==> run a: inputs <==
Design pt100_temp, start of the top module:
module pt100_temp (
    input  wire        clk,
    input  wire        rst,
    input  wire        in_valid,
    output wire        in_ready,
    input  wire [11:0] yk,
    output wire        out_valid,
    output wire [27:0] temp,
    output wire [27:0] temp_filt,
    output wire        alarm
    );
parameter Q = 15;
parameter N = 28;
localparam HT = 2457600;  
localparam T_IDLE = 2'd0;
localparam T_CONV = 2'd1;
localparam T_FILT = 2'd2;
localparam T_OUT  = 2'd3;
reg [1:0] tstate;
reg alarm_r;
wire conv_done;
wire [N-1:0] yT;
assign in_ready  = (tstate == T_IDLE);
assign out_valid = (tstate == T_OUT);
assign temp      = yT;
assign alarm     = alarm_r;
wire accept = in_valid && in_ready;
bits2temp1 #(Q,N) conv (
    .clk(clk), .rst(rst), .start(accept), .yk(yk), .done(conv_done), .yT(yT));
lowpass_filter #(Q,N) filt (
    .clk(clk), .rst(rst), .start(conv_done), .yT(yT), .yT_filt(temp_filt));
always @(posedge clk) begin
    if (conv_done)
        alarm_r <= (yT > HT);
end
always @(posedge clk) begin
    if (rst)
        tstate <= T_IDLE;
    else begin
        case (tstate)
        T_IDLE: if (accept) tstate <= T_CONV;
        T_CONV: if (conv_done) tstate <= T_FILT;
        T_FILT: tstate <= T_OUT;
        T_OUT:  tstate <= T_IDLE;
        endcase
    end
end
endmodule
clock: 18.6 ns
lec_check: 0
abc_area: 1
cap_margin: 20
core_margin: 2
core_utilization: 72
max_routing_layer: met4
place_density: 0.64
setup_slack_margin: 2.03
slew_margin: 20
run.sh (not shown) runs the stock make flow with config.mk's settings and CLKGATE_MAP_FILE=.
==> run b (differences from run a) <==
Settings changed: ABC_AREA 1 to not set, CAP_MARGIN 20 to 40, CELL_PAD_IN_SITES_DETAIL_PLACEMENT set to 2, CELL_PAD_IN_SITES_GLOBAL_PLACEMENT set to 0, CORE_MARGIN 2 to 8, CORE_UTILIZATION 72 to 23, PLACE_DENSITY 0.64 to not set, PLACE_DENSITY_LB_ADDON set to 0.01, SETUP_SLACK_MARGIN 2.03 to 0.61.
==> flow/constraint.sdc (replaced) <==
create_clock -name core_clock -period 12.3 [get_ports {clk}]
set_input_delay 2.4600 -clock core_clock [delete_from_list [all_inputs] [get_ports {clk}]]
set_output_delay 2.4600 -clock core_clock [all_outputs]
set_load 0.01 [all_outputs]
==> run c (differences from run a) <==
Settings changed: CORE_UTILIZATION 72 to 65, CTS_CLUSTER_DIAMETER set to 170, GPL_ROUTABILITY_DRIVEN set to 1, MIN_ROUTING_LAYER set to met1, PLACE_DENSITY 0.64 to not set, PLACE_DENSITY_LB_ADDON set to 0.04, SETUP_SLACK_MARGIN 2.03 to 0.26, SLEW_MARGIN 20 to 35, TNS_END_PERCENT set to 5.
==> flow/constraint.sdc (replaced) <==
create_clock -name core_clock -period 14.7 [get_ports {clk}]
set_input_delay 2.9400 -clock core_clock [delete_from_list [all_inputs] [get_ports {clk}]]
set_output_delay 2.9400 -clock core_clock [all_outputs]
set_load 0.01 [all_outputs]
==> run d (differences from run a) <==
Settings changed: ABC_AREA 1 to not set, PLACE_DENSITY 0.64 to not set, PLACE_DENSITY_LB_ADDON set to 0.0, SETUP_SLACK_MARGIN 2.03 to -1.17.
==> flow/constraint.sdc (replaced) <==
create_clock -name core_clock -period 15.3 [get_ports {clk}]
set_input_delay 3.0600 -clock core_clock [delete_from_list [all_inputs] [get_ports {clk}]]
set_output_delay 3.0600 -clock core_clock [all_outputs]
set_load 0.01 [all_outputs]
==> flow_summary.toml <==
# physical design summary
[status]
run_status = "aborted with a tool error"
haltStage = "global routing (5_1_grt)"
firstError = "[ERROR GRT-0232] Routing congestion too high. Check the congestion heatmap in the GUI."

[floorplan]
num_rows = 134
fp_util = 0.654

[logic_synthesis]
yosys.cell_count.top_type = "nand2_1"
synthCells = 11900
top_cell_area_share = 0.156

[global_route]
met3_usage = 0.345
[end of results for run c]
==> flow_summary.toml <==
# physical design summary
[floorplan]
fp_util = 0.728
num_rows = 124

[global_route]
met3_usage = 0.396

[logic_synthesis]
synth_cell_types = 114
yosys.cell_count.top_type = "inv_1"
ff_type = "edfxtp_1"

[status]
haltStage = "global routing (5_1_grt)"
firstError = "[ERROR GRT-0116] Global routing finished with congestion. Check the congestion regions in the DRC Viewer."
run_status = "aborted with a tool error"

[cts]
cts_setup_buffers = 22
htree_num_levels = 3

[placement]
port_buffers = 73
[end of results for run d]
==> flow_summary.toml <==
# physical design summary
[status]
run_status = "aborted with a tool error"
firstError = "[ERROR GRT-0232] Routing congestion too high. Check the congestion heatmap in the GUI."
haltStage = "global routing (5_1_grt)"

[logic_synthesis]
top_cells_by_area = "ha_1 (16%), edfxtp_1 (15%), fa_1 (14%)"
synthCells = 11900
yosys.cell_count.top_type = "nand2_1"
top_cell_area_share = 0.156
ys_seq_frac = 0.195

[global_route]
met3_usage = 0.408

[floorplan]
fp_util = 0.726
num_rows = 127
[end of results for run a]
==> flow_summary.toml <==
# flow metrics
[status]
run_status = "failed layout checks"
so_faults = "negative setup slack"

[logic_synthesis]
top_cell_area_share = 0.163
synthCells = 9671

[floorplan]
num_rows = 221
fp_util = 0.231

[sta]
finalSetupViolCount = 54
fin_ws_ps = -5430
[end of results for run b]
